Setup of v46:
## adc_processing
module adc_processing #(
    parameter int SCALING_FACTOR = 310866,
    parameter int SHIFT_FACTOR   = 19,
    parameter int NEGATIVE_FACTOR = 12
) (
    input  logic        clk,
    input  logic        reset,
    input  logic        ready,
    input  logic [15:0] data,
    output logic [15:0] ave_data,
    output logic [15:0] scaled_adc_data
);
    localparam int SCALING_FACTOR_WIDTH = $clog2(SCALING_FACTOR) + 1;
    localparam int INTERMEDIATE_WIDTH = 16 + SCALING_FACTOR_WIDTH;
    logic [INTERMEDIATE_WIDTH-1:0] scaled_adc_data_temp; 
    logic [15:0] scaled_adc_data_pipe;
    averager #(
        .power(8),  
        .N(16)      
    ) AVERAGER (
        .reset(reset),
        .clk(clk),
        .EN(ready),
        .Din(data),
        .Q(ave_data)
    );
    always_ff @(posedge clk) begin
        if (reset) begin
            scaled_adc_data <= 0;
            scaled_adc_data_temp <= 0;
            scaled_adc_data_pipe <= 0;
        end
        else if (ready) begin
            scaled_adc_data_temp <= ave_data * SCALING_FACTOR;             
            scaled_adc_data_pipe <= scaled_adc_data_temp >> SHIFT_FACTOR;  
            scaled_adc_data      <= scaled_adc_data_pipe - 12;             
        end                                                
    end                                                    
endmodule
Settings: LEC_CHECK=0, ABC_AREA=1, CAP_MARGIN=20, CELL_PAD_IN_SITES_GLOBAL_PLACEMENT=3, CORE_ASPECT_RATIO=0.75, CORE_MARGIN=2, CORE_UTILIZATION=48, CTS_CLUSTER_DIAMETER=78, CTS_CLUSTER_SIZE=28, GPL_ROUTABILITY_DRIVEN=1, HOLD_SLACK_MARGIN=-0.06, MAX_ROUTING_LAYER=met4, MIN_ROUTING_LAYER=met2, PLACE_DENSITY_LB_ADDON=0.09, SETUP_SLACK_MARGIN=-0.96, SLEW_MARGIN=10, TNS_END_PERCENT=25; clock period 10.7 ns.
run.sh (not shown) runs the stock make flow with config.mk's settings and CLKGATE_MAP_FILE=.
FAIL v46 @ global placement without I/O: tool exited with error
What v52 does differently from v46 at the input level:
==> flow/config.mk <==
export PLATFORM = sky130hd
export DESIGN_NAME = adc_processing
export DESIGN_NICKNAME = adc_processing
export VERILOG_FILES = /design/flow/design.v
export SDC_FILE = /design/flow/constraint.sdc
export NUM_CORES = 4
export LEC_CHECK = 0
export ABC_AREA = 1
export CAP_MARGIN = 20
export CORE_MARGIN = 2
export CORE_UTILIZATION = 72
export CTS_CLUSTER_SIZE = 15
export PLACE_DENSITY_LB_ADDON = 0.04
export SETUP_SLACK_MARGIN = 1.1
export SLEW_MARGIN = 20
==> flow/constraint.sdc <==
create_clock -name core_clock -period 3.85 [get_ports {clk}]
set_input_delay 0.7700 -clock core_clock [delete_from_list [all_inputs] [get_ports {clk}]]
set_output_delay 0.7700 -clock core_clock [all_outputs]
set_load 0.01 [all_outputs]
==> results <==
Every stage of v52 finished as expected; the final checks, on the other hand, flagged negative setup slack, which means the layout fails. Going from v46 to v52, horizontal die size -190 um; distinct cell type count after synthesis level. Cell count listed in synth_stat.txt came out exactly the same in v52 and v46. Re initial standard-cell utilization of the core: v52 and v46 aren't equal, and the lower value belongs to v46. The core footprint in v52 was lower than what v46 gave.
Input changes introduced in v50 (baseline for comparison: v52):
diff --git a/flow/config.mk b/flow/config.mk
--- a/flow/config.mk
+++ b/flow/config.mk
@@ -9 +9 @@
-export CAP_MARGIN = 20
+export CAP_MARGIN = 40
@@ -13,2 +13 @@
-export PLACE_DENSITY_LB_ADDON = 0.04
-export SETUP_SLACK_MARGIN = 1.1
+export SETUP_SLACK_MARGIN = -0.34
==> flow/constraint.sdc <==
create_clock -name core_clock -period 3.54 [get_ports {clk}]
set_input_delay 0.7080 -clock core_clock [delete_from_list [all_inputs] [get_ports {clk}]]
set_output_delay 0.7080 -clock core_clock [all_outputs]
set_load 0.01 [all_outputs]
- Worst setup slack delta for v50 relative to v52: 0.25 ns lower
- Summed area of non-filler cells in the final layout on v50 is down relative to v52.
- Post-route clock skew was lower in the run labelled v52.
- Of the two values seen for end point of the critical path, scaled_adc_data_temp[33]$_SDFFE_PP0P_ was produced by v50 and scaled_adc_data_temp[23]$_SDFFE_PP0P_ by v52.
- [v50] flow finished | final checks: failed | reasons: negative setup slack
- v52: complete, dirty (negative setup slack)
- v50 ended with more sequential power than v52.
- | number of gates resized after CTS | v50 vs v52 | 27% lower |
- Compared v52 against v50; post-layout instance count excluding filler cells within noise.
- v50 against v52: hold slack shows no meaningful change, routed wire length fell 0.46%, cell-internal power rose 8.3%.
- Fmax up 1.3% in v50 wrt v52
- Comparing the two runs side by side, v50 comes out ahead of v52 on time the worst path needs with I/O delays and setup.
## Diff of input files: v38 against v50
diff --git a/flow/config.mk b/flow/config.mk
--- a/flow/config.mk
+++ b/flow/config.mk
@@ -9 +9 @@
-export CAP_MARGIN = 40
+export CAP_MARGIN = 0
@@ -13 +13 @@
-export SETUP_SLACK_MARGIN = -0.34
+export SETUP_SLACK_MARGIN = -0.38
==> flow/constraint.sdc <==
create_clock -name core_clock -period 3.71 [get_ports {clk}]
set_input_delay 0.7420 -clock core_clock [delete_from_list [all_inputs] [get_ports {clk}]]
set_output_delay 0.7420 -clock core_clock [all_outputs]
set_load 0.01 [all_outputs]
## What came out
- Although v38 finished all stages, its layout failed final checks on negative setup slack.
- Taking v50 as the reference, in v38 data required time at the worst endpoint moved up; total leakage power rose by about 0.4%; worst hold slack has increased.
- Run comparison: v38 timing startpoint of the critical path AVERAGER.sum[12]$_SDFFE_PP0P_; v50 timing startpoint of the critical path AVERAGER.sum[14]$_SDFFE_PP0P_
--- input diff v38..v58 ---
diff --git a/flow/config.mk b/flow/config.mk
--- a/flow/config.mk
+++ b/flow/config.mk
@@ -9 +9 @@
-export CAP_MARGIN = 0
+export CAP_MARGIN = 20
@@ -13 +12,0 @@
-export SETUP_SLACK_MARGIN = -0.38
==> flow/constraint.sdc <==
create_clock -name core_clock -period 4.73 [get_ports {clk}]
set_input_delay 0.9460 -clock core_clock [delete_from_list [all_inputs] [get_ports {clk}]]
set_output_delay 0.9460 -clock core_clock [all_outputs]
set_load 0.01 [all_outputs]
[summary]
- v58 vs v38: highest clock frequency the design can meet up
- Side by side, logic gate share of total power turned out higher in v58 than in v38.
- STATUS run=v38 STAGES=ALL_DONE FINAL_CHECKS=FAILED CAUSE=negative setup slack
- v58 -> stages 100% | layout checks FAIL | negative setup slack
- v58 ended up with scaled_adc_data_temp[33]$_SDFFE_PP0P_ as its capturing instance or port of the critical path; v38 ended up with scaled_adc_data_temp[26]$_SDFFE_PP0P_.
- The run with more routed wire is v38, not v58.
- v58 vs. v38: number of search-and-repair iterations in the first detailed-routing pass went down by 1.
- For the via count, v58 came in 1199 lower than v38 did.
- Share of cell area taken by flip-flops and latches: v58 > v38
- Compared with v38, v58 shows a cell count of the worst hold path that is 1 lower.
- Measured against each other, v58 and v38 differ in final non-filler cell total, the higher figure coming from v38.
- Going from v38 to v58, count of clock buffers in the final design now larger, overall power of the completed layout went down.
[inputs] v20 vs v58
diff --git a/flow/config.mk b/flow/config.mk
--- a/flow/config.mk
+++ b/flow/config.mk
@@ -8 +7,0 @@
-export ABC_AREA = 1
@@ -12 +11 @@
-export CTS_CLUSTER_SIZE = 15
+export CTS_CLUSTER_SIZE = 13
==> flow/constraint.sdc <==
create_clock -name core_clock -period 3.5 [get_ports {clk}]
set_input_delay 0.7000 -clock core_clock [delete_from_list [all_inputs] [get_ports {clk}]]
set_output_delay 0.7000 -clock core_clock [all_outputs]
set_load 0.01 [all_outputs]
### Flow results
- Every stage of v20 finished as expected; the final checks, on the other hand, flagged negative setup slack, which means the layout fails.
- Summary of v20 over v58: register-to-register slack decreased by 1.81 ns relative to the old numbers, number of antenna violations at the first check in global routing increased by 1 relative to the old numbers, fraction of power spent switching nets decreased by 2.3 points relative to the old numbers.

adc_processing again, from the RTL that the note above started with.
clock: 3.84 ns
lec_check: 0
abc_area: 1
cap_margin: 20
core_aspect_ratio: 1.17
core_margin: 2
core_utilization: 72
cts_cluster_size: 14
gpl_routability_driven: 0
place_density_lb_addon: 0.11
setup_slack_margin: 0.25
slew_margin: 25
The first run finished but fails on negative setup slack.
==> next run, changes <==
--- a/flow/config.mk
+++ b/flow/config.mk
@@ -8,10 +8,8 @@
 export ABC_AREA = 1
 export CAP_MARGIN = 20
-export CORE_ASPECT_RATIO = 1.17
 export CORE_MARGIN = 2
 export CORE_UTILIZATION = 72
 export CTS_CLUSTER_SIZE = 14
-export GPL_ROUTABILITY_DRIVEN = 0
-export PLACE_DENSITY_LB_ADDON = 0.11
-export SETUP_SLACK_MARGIN = 0.25
-export SLEW_MARGIN = 25
+export PLACE_DENSITY_LB_ADDON = 0.03
+export SETUP_SLACK_MARGIN = 1.2
+export SLEW_MARGIN = 20
==> flow/constraint.sdc (replaced) <==
create_clock -name core_clock -period 4.8 [get_ports {clk}]
set_input_delay 0.9600 -clock core_clock [delete_from_list [all_inputs] [get_ports {clk}]]
set_output_delay 0.9600 -clock core_clock [all_outputs]
set_load 0.01 [all_outputs]
After rerunning: The new run reached the layout checks and failed them: negative setup slack. Core utilization goes down by 0.18 points. Sequential power shrinks by 20%. Worst setup slack improves by 1.0 ns. Synthesized cell count stays the same. Wire length fell by 2.0%.
==> next run, changes <==
==> flow/config.mk (replaced) <==
export PLATFORM = sky130hd
export DESIGN_NAME = adc_processing
export DESIGN_NICKNAME = adc_processing
export VERILOG_FILES = /design/flow/design.v
export SDC_FILE = /design/flow/constraint.sdc
export NUM_CORES = 4
export LEC_CHECK = 0
export CAP_MARGIN = 20
export CORE_MARGIN = 2
export CORE_UTILIZATION = 50
export PLACE_DENSITY = 0.6
export SLEW_MARGIN = 20
==> flow/constraint.sdc (replaced) <==
create_clock -name core_clock -period 6.29 [get_ports {clk}]
set_input_delay 1.2580 -clock core_clock [delete_from_list [all_inputs] [get_ports {clk}]]
set_output_delay 1.2580 -clock core_clock [all_outputs]
set_load 0.01 [all_outputs]
With this change the flow completed with no timing, DRC or antenna violations.
Combinational power fell by well over a third.
Cell count shrinks by about a fifth.
Power shrinks by a quarter to a third.
Core utilization drops by 23 points.
Synthesized area came out higher slightly.
Count of clock-buffer cells in the layout goes up by 43.
Routed wire length drops by roughly a tenth.
Via count falls by about a fifth.
==> next run, changes <==
--- a/flow/config.mk
+++ b/flow/config.mk
@@ -6,7 +6,9 @@
 export NUM_CORES = 4
 export LEC_CHECK = 0
-export CAP_MARGIN = 20
+export ABC_AREA = 1
+export CAP_MARGIN = 40
 export CORE_MARGIN = 2
-export CORE_UTILIZATION = 50
-export PLACE_DENSITY = 0.6
+export CORE_UTILIZATION = 72
+export CTS_CLUSTER_SIZE = 15
+export PLACE_DENSITY = 0.94
 export SLEW_MARGIN = 20
==> flow/constraint.sdc (replaced) <==
create_clock -name core_clock -period 3.54 [get_ports {clk}]
set_input_delay 0.7080 -clock core_clock [delete_from_list [all_inputs] [get_ports {clk}]]
set_output_delay 0.7080 -clock core_clock [all_outputs]
set_load 0.01 [all_outputs]
What happened: Now the flow completed, yet does not pass: negative setup slack. Total power came out higher by 92%. Maximum frequency came out higher by 20%. Cell area came out lower by 2.6%. Setup slack got worse by 1.8 ns. Clock power came out higher by 64%. Die size came out lower by 31%. Clock skew came out lower by 0.029 ns. Area after synthesis came out lower by 0.80%.

The RTL this note starts from:
==> flow/design.v <==
module averager
    #(parameter int
        power = 8,  
        N = 12)     
    (
        input logic clk,
        reset,
        EN,
        input logic [N-1:0] Din,    
        output logic [N-1:0] Q      
    );
    logic [N-1:0] REG_ARRAY [2**power:1];
    logic [power+N-1:0] sum;
    assign Q = sum[power+N-1:power];
    always_ff @(posedge clk) begin
        if (reset) begin
            sum <= 0;
            for (int j = 1; j <= 2**power; j++) begin
                REG_ARRAY[j] <= 0;
            end
        end
        else if (EN) begin
            sum <= sum + Din - REG_ARRAY[2**power];
            for (int j = 2**power; j > 1; j--) begin
                REG_ARRAY[j] <= REG_ARRAY[j-1];
            end
            REG_ARRAY[1] <= Din;
        end
    end
endmodule
module adc_processing #(
    parameter int SCALING_FACTOR = 310866,
    parameter int SHIFT_FACTOR   = 19,
    parameter int NEGATIVE_FACTOR = 12
) (
    input  logic        clk,
    input  logic        reset,
    input  logic        ready,
    input  logic [15:0] data,
    output logic [15:0] ave_data,
    output logic [15:0] scaled_adc_data
);
    localparam int SCALING_FACTOR_WIDTH = $clog2(SCALING_FACTOR) + 1;
    localparam int INTERMEDIATE_WIDTH = 16 + SCALING_FACTOR_WIDTH;
    logic [INTERMEDIATE_WIDTH-1:0] scaled_adc_data_temp; 
    logic [15:0] scaled_adc_data_pipe;
    averager #(
        .power(8),  
        .N(16)      
    ) AVERAGER (
        .reset(reset),
        .clk(clk),
        .EN(ready),
        .Din(data),
        .Q(ave_data)
    );
    always_ff @(posedge clk) begin
        if (reset) begin
            scaled_adc_data <= 0;
            scaled_adc_data_temp <= 0;
            scaled_adc_data_pipe <= 0;
        end
        else if (ready) begin
            scaled_adc_data_temp <= ave_data * SCALING_FACTOR;             
            scaled_adc_data_pipe <= scaled_adc_data_temp >> SHIFT_FACTOR;  
            scaled_adc_data      <= scaled_adc_data_pipe - 12;             
        end                                                
    end                                                    
endmodule
export LEC_CHECK = 0
export ABC_AREA = 0
export CAP_MARGIN = 20
export CELL_PAD_IN_SITES_DETAIL_PLACEMENT = 1
export CORE_MARGIN = 5
export CORE_UTILIZATION = 40
export CTS_CLUSTER_DIAMETER = 179
export GPL_TIMING_DRIVEN = 1
export MIN_ROUTING_LAYER = met2
export SLEW_MARGIN = 20
export TNS_END_PERCENT = 30
create_clock -name core_clock -period 5.93 [get_ports {clk}]
The baseline passed the timing, design-rule and antenna checks.
Next try:
- ABC_AREA: 0 -> not set
- CELL_PAD_IN_SITES_DETAIL_PLACEMENT: 1 -> not set
- CORE_MARGIN: 5 -> 2
- CORE_UTILIZATION: 40 -> 72
- CTS_CLUSTER_DIAMETER: 179 -> not set
- GPL_TIMING_DRIVEN: 1 -> not set
- MIN_ROUTING_LAYER: met2 -> not set
- PLACE_DENSITY_LB_ADDON: not set -> 0.0
- SETUP_SLACK_MARGIN: not set -> 1.3
- TNS_END_PERCENT: 30 -> not set
- clock period: 5.93 -> 4.43 ns (I/O delays scaled with it)
Effect:
- This time the run finished but fails on setup timing
- clock skew goes up by 0.042 ns
- hold slack got worse by 0.037 ns
- cell count drops by about 12%
Next try:
- ABC_AREA: not set -> 1
- CTS_CLUSTER_SIZE: not set -> 14
- PLACE_DENSITY_LB_ADDON: 0.0 -> 0.15
=> The changed run finished with setup timing left. Wire length climbs by roughly a tenth. Worst setup slack is better by 0.36 ns. Total power climbs by a few percent. Global-route usage climbs by 3.1 points. Final cell count climbs by a quarter to a third.
Next try:
- ABC_AREA: 1 -> not set
- CORE_UTILIZATION: 72 -> 37
- CTS_CLUSTER_SIZE: 14 -> not set
- PLACE_DENSITY: not set -> 0.6
- PLACE_DENSITY_LB_ADDON: 0.15 -> not set
- SETUP_SLACK_MARGIN: 1.3 -> not set
- clock period: 4.43 -> 6.29 ns (I/O delays scaled with it)
Outcome:
- This time the run completed without violations
- worst setup slack gains 0.92 ns
- non-clock buffer count falls by 167
- die area goes up by about 100%
- via count decreases by 23%
- wire length falls by about 17%
- global-route usage came out lower by 15 points
Next try:
- ABC_AREA: not set -> 1
- CORE_UTILIZATION: 37 -> 68
- CTS_CLUSTER_SIZE: not set -> 13
- PLACE_DENSITY: 0.6 -> not set
- SETUP_SLACK_MARGIN: not set -> 0.93
- clock period: 6.29 -> 3.5 ns (I/O delays scaled with it)
The new run ran to the end with violations: setup timing.
Wire length climbs by 20%.
Design area fell by 3.1%.
Final cell count rises by 11%.
Core utilization came out higher by 33 points.
Via count goes up by 29%.
Total power went up by 96%.
Sequential cell count stays the same.
Count of clock-buffer cells in the layout goes down by 24.
Power and IR drop assume default switching activity.
